ember:
Design system_top, start of the top module:
module system_top (
    input  wire         clk, 
    input  wire         rst,
    input  wire         rx,
    output wire         tx,
    input  wire         miso,
    output wire         sclk,
    output wire         mosi,
    output wire         cs_n,
    output wire         nrst_pd,
    output wire [4:0]   pwm_servos,  
    input  wire [4:0]   input_ir,
	output wire [4:0] led_busy,
	output wire         led1, led2
);
Size in the first run: about 4,800 cells after synthesis, roughly 26 I/O pins, about 44,000 um2 of cells after synthesis.
make LEC_CHECK=0 ABC_AREA=1 CAP_MARGIN=5 CELL_PAD_IN_SITES_DETAIL_PLACEMENT=0 CORE_ASPECT_RATIO=1.2 CORE_MARGIN=2 CORE_UTILIZATION=67 GPL_ROUTABILITY_DRIVEN=1 GPL_TIMING_DRIVEN=1 MIN_ROUTING_LAYER=met1 PLACE_DENSITY_LB_ADDON=0.0 SLEW_MARGIN=20 finish   # period 4.64 ns
run.sh (not shown) runs the stock make flow with config.mk's settings and CLKGATE_MAP_FILE=.
Setup changes, ember to xenon
- CORE_ASPECT_RATIO: 1.2 -> unset
- GPL_TIMING_DRIVEN: 1 -> unset
- PLACE_DENSITY_LB_ADDON: 0.0 -> unset
- MIN_ROUTING_LAYER: met1 -> unset
- ABC_AREA: 1 -> unset
- CELL_PAD_IN_SITES_DETAIL_PLACEMENT: 0 -> unset
- GPL_ROUTABILITY_DRIVEN: 1 -> unset
- CORE_UTILIZATION: 67 -> 40
- CAP_MARGIN: 5 -> 20
- the clock period (ns, I/O delays scaled along): 4.64 -> 4.8
Results
Vertical die dimension: lower on ember. Compare ember and xenon | clock-buffer cell count higher: xenon. Library cell contributing the largest single delay on the critical path: o31ai_1 -> xenon, dfxtp_1 -> ember. Per the comparison of xenon with ember, data arrival time of the critical path higher; final cell count saw a decrease; sequential share of layout area lower. xenon: first-iteration DRC count higher than ember. Clock-pin slew reported for the worst setup and hold paths after clock tree synthesis across ember and xenon: no real change. In the reports for ember and xenon, the smaller critical path depth belongs to xenon. As far as worst stage delay on the critical path is concerned, xenon and ember perform about the same. Of ember and xenon, the run reporting the higher non-clock buffer count was xenon.
What zinc does differently from xenon at the input level:
- setting CTS_CLUSTER_SIZE to 25 for the first time
- setting CELL_PAD_IN_SITES_GLOBAL_PLACEMENT to 1 for the first time
- changing the clock period (ns, I/O delays scaled along) from 4.8 to 8.0
Findings:
- xenon has completed all stages; timing, DRC and antenna checks passed.
- zinc went all the way through the flow, and no timing, DRC or antenna check failed.
- zinc ended with less total power than xenon.
- Sequential share of layout area | zinc below xenon
- The worst hold slack on xenon is in line with that on zinc.
- Setup slack: zinc more than xenon
- Against xenon as the reference, zinc delivers a higher design area.
- Taking xenon as the reference, in zinc switching part of the total has increased, placed standard-cell area about even.
- First-iteration DRC count sits lower in zinc than in xenon.
- Final worst-path cycle share was higher in the run labelled xenon.
- Going from xenon to zinc, post-layout minimum cycle time +0.95 ns, number of inserted diodes +1.
Modified inputs, willow compared to zinc
- CELL_PAD_IN_SITES_DETAIL_PLACEMENT now 1, previously not set
- CTS_CLUSTER_SIZE now 96, was 25
- CELL_PAD_IN_SITES_GLOBAL_PLACEMENT no longer set, was 1
- SETUP_SLACK_MARGIN now 0.22, previously not set
[summary]
willow vs zinc — routed wire length on met2 rose 17%. Summary of willow over zinc: global-route usage climbed 1.2 points; multi-input gate share of total cell area went up 0.29 points; total power dropped about 3.3%; post-route standard cell area excluding fillers shrank by 340 um2. zinc and willow ended up with roughly the same area of combinational cells with multiple inputs. Compared with zinc, willow improves setup slack. Taking zinc as the reference, in willow final critical-path required period dropped 0.15 ns, die height flat, post-placement cell area now sits at about the same level.
> inputs changed (willow -> sierra)
- CELL_PAD_IN_SITES_DETAIL_PLACEMENT: 1 -> 2
- CELL_PAD_IN_SITES_GLOBAL_PLACEMENT: unset -> 1
- ABC_AREA: unset -> 1
- SETUP_SLACK_MARGIN: 0.22 -> unset
- CTS_CLUSTER_SIZE: 96 -> 25
### Flow results
- Of willow and sierra, the run reporting the lower final weighted congestion of routability-driven global placement was sierra.
- Side by side, average cell area after synthesis turned out lower in sierra than in willow.
- Between willow and sierra, the difference in total area of sequential cells is negligible.
- Compared with willow, sierra is the more power-hungry design.
- In the tables for willow and sierra, number of distinct library cells after synthesis reads lower with sierra.
- The final reports for sierra and willow show time the worst path needs with I/O delays and setup lower in the former.
- Total standard cell area after synthesis grows slightly when moving from willow to sierra.
- sierra vs willow, origin of the worst setup path: comm_inst.rx_fifo.dout[1]$_SDFFE_PP0P_ vs comm_inst.rx_fifo.dout[3]$_SDFFE_PP0P_
- Comparing willow and sierra, cell count is higher on sierra.
Setup changes, sierra to fjord
- removing CELL_PAD_IN_SITES_DETAIL_PLACEMENT (formerly 2)
- changing CORE_UTILIZATION from 40 to 17
- removing CELL_PAD_IN_SITES_GLOBAL_PLACEMENT (formerly 1)
- removing ABC_AREA (formerly 1)
- removing CTS_CLUSTER_SIZE (formerly 25)
- changing the clock period (ns, I/O delays scaled along) from 8.0 to 4.8
### Flow results
Clock-pin slew reported for the worst setup and hold paths after clock tree synthesis: fjord vs sierra — no meaningful difference. The post-route clock period utilization in fjord was higher than what sierra gave. Between sierra and fjord, the transition at the pin with the smallest max-transition slack is higher for sierra. Compared to sierra, fjord has clock share of power 1.0 points lower. Going from sierra to fjord, final standard cell area without fillers +1500 um2, residual DRC count stayed essentially flat, synthesized cell count now sits lower.

========
job 1996:
Starting RTL as in the previous note.
clock: 2.68 ns
lec_check: 0
abc_area: 0
cap_margin: 15
core_aspect_ratio: 1.8
core_margin: 2
core_utilization: 72
cts_cluster_diameter: 363
setup_slack_margin: 0.77
slew_margin: 20
Every stage of job 1996 finished as expected; the final checks, on the other hand, flagged negative setup slack, which means the layout fails.
### job 1996 -> job 5555
# job 1996
export LEC_CHECK = 0
export ABC_AREA = 0
export CAP_MARGIN = 15
export CORE_ASPECT_RATIO = 1.8
export CORE_MARGIN = 2
export CORE_UTILIZATION = 72
export CTS_CLUSTER_DIAMETER = 363
export SETUP_SLACK_MARGIN = 0.77
export SLEW_MARGIN = 20
create_clock -name core_clock -period 2.68 [get_ports {clk}]
# job 5555
export LEC_CHECK = 0
export CAP_MARGIN = 20
export CORE_ASPECT_RATIO = 0.72
export CORE_MARGIN = 2
export CORE_UTILIZATION = 70
export SLEW_MARGIN = 20
create_clock -name core_clock -period 2.68 [get_ports {clk}]
### Flow results
Job 5555: flow complete, layout not clean; failing: negative setup slack
Compared job 5555 vs job 1996, and per-cell via count in the routed design is down in job 5555.
Against job 1996 as the reference, job 5555 delivers a lower global-route met2 utilization.
The critical path startpoint comes out comm_inst.handler.tx_len[1] in one run and comm_inst.rx_fifo.dout[3] in the other, namely in job 1996 and job 5555 respectively.
Per the comparison of job 5555 with job 1996, final worst-path setup slack increased by 91 ps relative to the old numbers, sequential group share of total power closely matched the old numbers, number of cells upsized or downsized after cts decreased by 104 relative to the old numbers.
Critical path capture point: comm_inst.handler.count_E[2] -> job 1996, comm_inst.handler.tx_buf[6][0] -> job 5555
Modified inputs, job 4211 compared to job 5555
# job 5555
export LEC_CHECK = 0
export CAP_MARGIN = 20
export CORE_ASPECT_RATIO = 0.72
export CORE_MARGIN = 2
export CORE_UTILIZATION = 70
export SLEW_MARGIN = 20
create_clock -name core_clock -period 2.68 [get_ports {clk}]
# job 4211
export LEC_CHECK = 0
export ABC_AREA = 1
export CAP_MARGIN = 15
export CORE_ASPECT_RATIO = 0.72
export CORE_MARGIN = 2
export CORE_UTILIZATION = 72
export CTS_CLUSTER_DIAMETER = 363
export SETUP_SLACK_MARGIN = -0.17
export SLEW_MARGIN = 20
create_clock -name core_clock -period 2.68 [get_ports {clk}]
==> comparison <==
Although job 4211 finished all stages, its layout failed final checks on negative setup slack. The standard cell with the maximum stage delay on the critical path comes out sky130_fd_sc_hd__dfxtp_4 in one run and sky130_fd_sc_hd__or4_4 in the other, namely in job 4211 and job 5555 respectively. The higher number of antenna repair diodes came out of job 4211. Total global routing track utilization for job 4211: 0.29 points down relative to job 5555. Of job 4211 and job 5555, the higher remaining max-slew budget at the tightest pin belongs to job 4211. Job 5555 and job 4211 ended up with roughly the same proportion of cell area spent on the clock network.
The inputs of job 7178 differ from those of job 4211 as listed below.
# job 4211
export LEC_CHECK = 0
export ABC_AREA = 1
export CAP_MARGIN = 15
export CORE_ASPECT_RATIO = 0.72
export CORE_MARGIN = 2
export CORE_UTILIZATION = 72
export CTS_CLUSTER_DIAMETER = 363
export SETUP_SLACK_MARGIN = -0.17
export SLEW_MARGIN = 20
create_clock -name core_clock -period 2.68 [get_ports {clk}]
# job 7178
export LEC_CHECK = 0
export CAP_MARGIN = 20
export CORE_MARGIN = 2
export CORE_UTILIZATION = 40
export SLEW_MARGIN = 20
create_clock -name core_clock -period 8.0 [get_ports {clk}]
Findings:
- Job 7178 finished every step from synthesis to the final layout, and the layout passed the timing, design-rule and antenna checks.
- [compare] base=job 4211 new=job 7178: routed wire length lower, data arrival time of the critical path increased 1830 ps, non-clock buffer count went down, portion of netlist area occupied by mux cells grew by 5.8 points, final count of negative-setup-slack endpoints shows a reduction of 130.
- Setup slack in job 7178 is larger than in job 4211.
- Comparing job 4211 and job 7178, global-route usage is lower on job 7178.
- Sort job 4211 and job 7178 by count of inverters not on the clock network in the layout, descending, and job 4211 comes first.
The inputs of job 4563 differ from those of job 7178 as listed below.
# job 7178
export LEC_CHECK = 0
export CAP_MARGIN = 20
export CORE_MARGIN = 2
export CORE_UTILIZATION = 40
export SLEW_MARGIN = 20
create_clock -name core_clock -period 8.0 [get_ports {clk}]
# job 4563
export LEC_CHECK = 0
export CAP_MARGIN = 20
export CELL_PAD_IN_SITES_DETAIL_PLACEMENT = 1
export CORE_MARGIN = 2
export CORE_UTILIZATION = 40
export CTS_CLUSTER_SIZE = 96
export GPL_ROUTABILITY_DRIVEN = 0
export PLACE_DENSITY_LB_ADDON = 0.04
export SETUP_SLACK_MARGIN = 0.22
export SLEW_MARGIN = 25
create_clock -name core_clock -period 8.0 [get_ports {clk}]
Results
Job 4563 against job 7178: worst-skew pair later-pin latency saw an increase; routed wire length climbed 12%.
Max freq job 7178 -> job 4563: degraded
Job 4563 against job 7178: share of the clock period used by the worst path after layout saw an increase, sequential cell area share saw little to no change.
Job 4563 -> job 7178: share of power burned in combinational logic flat
Input-level comparison between job 3292 and job 4563:
# job 4563
export LEC_CHECK = 0
export CAP_MARGIN = 20
export CELL_PAD_IN_SITES_DETAIL_PLACEMENT = 1
export CORE_MARGIN = 2
export CORE_UTILIZATION = 40
export CTS_CLUSTER_SIZE = 96
export GPL_ROUTABILITY_DRIVEN = 0
export PLACE_DENSITY_LB_ADDON = 0.04
export SETUP_SLACK_MARGIN = 0.22
export SLEW_MARGIN = 25
create_clock -name core_clock -period 8.0 [get_ports {clk}]
# job 3292
export LEC_CHECK = 0
export CAP_MARGIN = 20
export CORE_MARGIN = 2
export CORE_UTILIZATION = 60
export SLEW_MARGIN = 20
create_clock -name core_clock -period 3.33 [get_ports {clk}]
Notes after the runs:
Clock-buffer cell count of job 3292 falls short of that of job 4563 by more than 10%. The routed wire length in job 3292 sits about 9% below the value recorded for job 4563. For the number of placement rows, job 3292 came in 23 lower than job 4563 did. Worst setup slack after placement, job 4563 and job 3292: larger value in job 4563. Job 3292 against job 4563: global-route usage increased 6.6 points; total length of routed met3 wires has increased; power in combinational cells went up; final area fell 0.39%. Job 3292 ends up with a fraction of power consumed by combinational cells that is 0.2 points higher than in job 4563.

========
lane 1:
Starting RTL as in the previous note.
==> flow/design.v (excerpt) <==
module system_top (
    input  wire         clk, 
    input  wire         rst,
    input  wire         rx,
    output wire         tx,
    input  wire         miso,
    output wire         sclk,
    output wire         mosi,
    output wire         cs_n,
    output wire         nrst_pd,
    output wire [4:0]   pwm_servos,  
    input  wire [4:0]   input_ir,
	output wire [4:0] led_busy,
	output wire         led1, led2
);
    wire [31:0] UID;
    wire        card_OK;
    wire [4:0] disp_start;
    wire [3:0] s_count [0:4];   
    wire [4:0] busy_servo;
    wire dispensing_active = |busy_servo;
    assign led2     = dispensing_active;
	assign led_busy = busy_servo;
    rc522 rfid_inst (
        .clk            (clk),
        .rst            (rst),
        .miso           (miso),
        .sclk           (sclk),
        .mosi           (mosi),
        .cs_n           (cs_n),
        .nrst_pd        (nrst_pd),
        .UID            (UID),
        .card_OK        (card_OK)
    );
    wire [3:0] count_A, count_B, count_C, count_D, count_E;
    assign s_count[0] = count_A;
    assign s_count[1] = count_B;
    assign s_count[2] = count_C;
    assign s_count[3] = count_D;
    assign s_count[4] = count_E;
    uart_controller comm_inst(
        .clk            (clk),
        .rst            (rst),
        .rx             (rx),
        .tx             (tx),
        .led1           (led1),
        .UID            (UID),
        .card_OK        (card_OK),
        .ir_status      (input_ir),
        .dispensing_active  (dispensing_active),
        .dispenser_start    (disp_start),
        .count_A        (count_A),
        .count_B        (count_B),
        .count_C        (count_C),
        .count_D        (count_D),
        .count_E        (count_E)
    );
    genvar i;
    generate
  ...
make LEC_CHECK=0 ABC_AREA=1 CAP_MARGIN=20 CELL_PAD_IN_SITES_DETAIL_PLACEMENT=0 CORE_MARGIN=2 CORE_UTILIZATION=72 CTS_CLUSTER_DIAMETER=284 CTS_CLUSTER_SIZE=15 HOLD_SLACK_MARGIN=0.25 MAX_ROUTING_LAYER=met4 PLACE_DENSITY_LB_ADDON=0.01 SETUP_SLACK_MARGIN=-0.05 SLEW_MARGIN=20 finish   # period 2.67 ns
Although lane 1 finished all stages, its layout failed final checks on negative setup slack.
What lane 2 does differently from lane 1 at the input level:
# lane 1
export LEC_CHECK = 0
export ABC_AREA = 1
export CAP_MARGIN = 20
export CELL_PAD_IN_SITES_DETAIL_PLACEMENT = 0
export CORE_MARGIN = 2
export CORE_UTILIZATION = 72
export CTS_CLUSTER_DIAMETER = 284
export CTS_CLUSTER_SIZE = 15
export HOLD_SLACK_MARGIN = 0.25
export MAX_ROUTING_LAYER = met4
export PLACE_DENSITY_LB_ADDON = 0.01
export SETUP_SLACK_MARGIN = -0.05
export SLEW_MARGIN = 20
create_clock -name core_clock -period 2.67 [get_ports {clk}]
# lane 2
export LEC_CHECK = 0
export CAP_MARGIN = 20
export CORE_MARGIN = 2
export CORE_UTILIZATION = 40
export SLEW_MARGIN = 20
create_clock -name core_clock -period 3.2 [get_ports {clk}]
Lane 2 reached the final stage; the timing, design-rule and antenna checks on its layout passed.
Lane 2 ended up with comm_inst.rx_fifo.dout[2] as its first element of the critical path; lane 1 ended up with comm_inst.rx_fifo.dout[1].
Lane 2 vs lane 1 — cell count of the worst reg-to-reg path dropped 5.
Relative to lane 1, the detailed-route wire length on metal 1 measured on lane 2 has increased by a few percent.
Changes observed in lane 2 relative to lane 1: number of setup violations in the final report decreased by 136 relative to the old numbers, largest net degree at the start of global routing went up 26, synthesized-area fraction occupied by xor and xnor cells shows an increase of 2.4 points.
Relative to lane 1, the fraction of power spent switching nets of lane 2 is lower by 0.92 points.
Changes observed in lane 2 relative to lane 1: total area of sequential cells flat; share of cell area taken by multi-input logic gates went up 0.91 points.
> inputs changed (lane 2 -> lane 3)
# lane 2
export LEC_CHECK = 0
export CAP_MARGIN = 20
export CORE_MARGIN = 2
export CORE_UTILIZATION = 40
export SLEW_MARGIN = 20
create_clock -name core_clock -period 3.2 [get_ports {clk}]
# lane 3
export LEC_CHECK = 0
export ABC_AREA = 1
export CAP_MARGIN = 20
export CORE_MARGIN = 2
export CORE_UTILIZATION = 45
export SLEW_MARGIN = 20
create_clock -name core_clock -period 6.29 [get_ports {clk}]
[summary]
Comparing lane 2 and lane 3, met2 routed wirelength is lower on lane 2. Changes observed in lane 3 relative to lane 2: worst path arrival time moved up; total power per unit cell area lower. Against lane 2, lane 3 comes in 408 higher on first-iteration DRC count. Relative to lane 2, footprint of the multi-input gates has gone down in lane 3. Taking lane 2 over lane 3, the height of the die ratio works out to 1.05. When the final numbers for lane 2 and lane 3 were put side by side, the setup slack turned out to be smaller in lane 2.
For lane 4, these inputs were changed with respect to lane 3:
# lane 3
export LEC_CHECK = 0
export ABC_AREA = 1
export CAP_MARGIN = 20
export CORE_MARGIN = 2
export CORE_UTILIZATION = 45
export SLEW_MARGIN = 20
create_clock -name core_clock -period 6.29 [get_ports {clk}]
# lane 4
export LEC_CHECK = 0
export CAP_MARGIN = 20
export CORE_MARGIN = 2
export CORE_UTILIZATION = 58
export CTS_CLUSTER_SIZE = 44
export SLEW_MARGIN = 20
create_clock -name core_clock -period 5.39 [get_ports {clk}]
Notes after the runs:
Changes observed in lane 4 relative to lane 3: register share after synthesis now sits higher, footprint of the multi-input gates now sits higher, non-clock buffer count now sits higher, via-per-instance ratio now sits higher, global-route wire length before repair now sits lower. [compare] base=lane 3 new=lane 4: hold slack increased by 0.023 ns relative to the old numbers; number of tapcells decreased by 318 relative to the old numbers; gate count of the mapped netlist decreased by about 18% relative to the old numbers.
For lane 5, these inputs were changed with respect to lane 4:
# lane 4
export LEC_CHECK = 0
export CAP_MARGIN = 20
export CORE_MARGIN = 2
export CORE_UTILIZATION = 58
export CTS_CLUSTER_SIZE = 44
export SLEW_MARGIN = 20
create_clock -name core_clock -period 5.39 [get_ports {clk}]
# lane 5
export LEC_CHECK = 0
export CAP_MARGIN = 20
export CORE_MARGIN = 2
export CORE_UTILIZATION = 63
export CTS_CLUSTER_SIZE = 42
export SLEW_MARGIN = 20
create_clock -name core_clock -period 2.04 [get_ports {clk}]
[summary]
- No crash in lane 5: every stage finished, but the layout fails its final checks due to negative setup slack.
- When lane 5 is measured against lane 4, its sequential fraction of total cell area turns out 5.4 points lower.
- As far as post-synthesis simple-gate area fraction goes, lane 5 and lane 4 are indistinguishable; the numbers are identical.
- The core of lane 5 is more densely filled than that of lane 4.
- Looking at total power draw, lane 5 sits about 170% above lane 4.
Power and IR drop assume default switching activity.
